==> trial 18: inputs <==
// testSlave
module testSlave(input clk, input reset,
    input  S_AXI_RREADY,
    output S_AXI_RVALID,
    output[5:0] S_AXI_RID,
    output[31:0] S_AXI_RDATA,
    output[1:0] S_AXI_RRESP,
    output S_AXI_RLAST,
    output S_AXI_ARREADY,
    input  S_AXI_ARVALID,
    input [5:0] S_AXI_ARID,
    input [5:0] S_AXI_ARADDR,
    input [7:0] S_AXI_ARLEN,
    input [2:0] S_AXI_ARSIZE,
    input [1:0] S_AXI_ARBURST,
    output S_AXI_WREADY,
    input  S_AXI_WVALID,
    input [31:0] S_AXI_WDATA,
    input [3:0] S_AXI_WSTRB,
    input  S_AXI_WLAST,
    output S_AXI_AWREADY,
    input  S_AXI_AWVALID,
    input [5:0] S_AXI_AWID,
    input [5:0] S_AXI_AWADDR,
    input [7:0] S_AXI_AWLEN,
    input [2:0] S_AXI_AWSIZE,
    input [1:0] S_AXI_AWBURST,
    input  S_AXI_BREADY,
    output S_AXI_BVALID,
    output[5:0] S_AXI_BID,
    output[1:0] S_AXI_BRESP
);
clock: 2.41 ns
lec_check: 0
abc_area: 1
cap_margin: 20
core_margin: 2
core_utilization: 70
cts_cluster_diameter: 275
place_density: 0.6
slew_margin: 20
run.sh (not shown) runs the stock make flow with config.mk's settings and CLKGATE_MAP_FILE=.
==> trial 23: changes against trial 18 <==
CORE_UTILIZATION = 72   (was 70)
CTS_CLUSTER_DIAMETER = default   (was 275)
CTS_CLUSTER_SIZE = 42   (was default)
PLACE_DENSITY = 0.79   (was 0.6)
SETUP_SLACK_MARGIN = 0.66   (was default)
==> flow/constraint.sdc (replaced) <==
create_clock -name core_clock -period 2.27 [get_ports {clk}]
set_input_delay 0.4540 -clock core_clock [delete_from_list [all_inputs] [get_ports {clk}]]
set_output_delay 0.4540 -clock core_clock [all_outputs]
set_load 0.01 [all_outputs]
==> out/qor.csv <==
stage,metric,value,unit
status,failed_stage,global routing (5_1_grt),
floorplan,die_area,37910,µm²
placement,gp_congestion,0.8957,
floorplan,fp-utilization,73.45,%
floorplan,fp.coreArea,35660,µm²
placement,dpl_cell_area,29300,µm²
clock_network,postCtsResizedCells,180,
placement,placedCellCount,3050,
floorplan,die_w,194.7,µm
placement,pre_cts_ws,-0.1152,ns
status,status,did not finish,
(the above is from trial 23)
==> out/qor.csv <==
stage,metric,value,unit
placement,gp_congestion,0.9126,
placement,pre_cts_ws,-0.05691,ns
placement,placedCellCount,3010,
floorplan,fp.coreArea,36700,µm²
floorplan,fp-utilization,71.36,%
status,status,no timing/DRC/antenna violations,
floorplan,die_w,197.4,µm
floorplan,die_area,38970,µm²
(the above is from trial 18)

* * *

==> wip/pepper <==
testSlave again, from the RTL that the note above started with.
make LEC_CHECK=0 CAP_MARGIN=15 CELL_PAD_IN_SITES_DETAIL_PLACEMENT=0 CORE_ASPECT_RATIO=0.52 CORE_MARGIN=2 CORE_UTILIZATION=72 CTS_CLUSTER_DIAMETER=64 CTS_CLUSTER_SIZE=54 MAX_ROUTING_LAYER=met4 PLACE_DENSITY_LB_ADDON=0.01 SETUP_SLACK_MARGIN=0.7 SLEW_MARGIN=35 TNS_END_PERCENT=40 finish   # period 2.4 ns
==> wip/quartz (differences from wip/pepper) <==
- CAP_MARGIN: 15 -> 20
- CELL_PAD_IN_SITES_DETAIL_PLACEMENT: 0 -> not set
- CORE_ASPECT_RATIO: 0.52 -> not set
- CORE_UTILIZATION: 72 -> 65
- CTS_CLUSTER_DIAMETER: 64 -> not set
- CTS_CLUSTER_SIZE: 54 -> not set
- MAX_ROUTING_LAYER: met4 -> not set
- PLACE_DENSITY: not set -> 0.6
- PLACE_DENSITY_LB_ADDON: 0.01 -> not set
- SETUP_SLACK_MARGIN: 0.7 -> not set
- SLEW_MARGIN: 35 -> 20
- TNS_END_PERCENT: 40 -> not set
==> flow/constraint.sdc (replaced) <==
create_clock -name core_clock -period 1.67 [get_ports {clk}]
set_input_delay 0.3340 -clock core_clock [delete_from_list [all_inputs] [get_ports {clk}]]
set_output_delay 0.3340 -clock core_clock [all_outputs]
set_load 0.01 [all_outputs]
==> qor summary <==
metric                                                                      wip/quartz                 wip/pepper
Cell Rows                                                                           73                         50
Cell area after placement                                                  0.03013 mm²                0.02916 mm²
Dpl ws                                                                       -681.2 ps                  -149.1 ps
Maximum buffer depth of the clock tree                                               3                          3
DIE HEIGHT                                                                    205.3 µm                   141.9 µm
Most frequently used cell type in the post-synthesis netlist                  edfxtp_1                   edfxtp_1
H-tree levels                                                                        2                          1
Cell area after synthesis                                                  0.02633 mm²                0.02633 mm²
Area of the die                                                            0.04214 mm²                0.03820 mm²
Final Wtd Congestion                                                            0.8316                     0.8802
Outcome                                                       finished with violations  aborted with a tool error
Failing step                                                                         -   global routing (5_1_grt)
Violated checks                                                           setup timing                          -
Number of port buffers                                                             105                        105
Placeable core region                                                      0.03982 mm²                0.03597 mm²
Total clock buffers created by CTS                                                  58                         19
Number of top-level pins                                                           148                        148
DP Wirelength                                                                 44520 µm                   45090 µm
Die X                                                                         205.3 µm                   269.2 µm
Starting density of the core                                                    66.12%                     73.20%
Post-CTS resize count                                                               81                        156
Number of placed instances with taps included                                     2685                       2561
Post-CTS Repair Setup Buffers                                                       25                         75
Yosys top cell by area                                                        edfxtp_1                   edfxtp_1
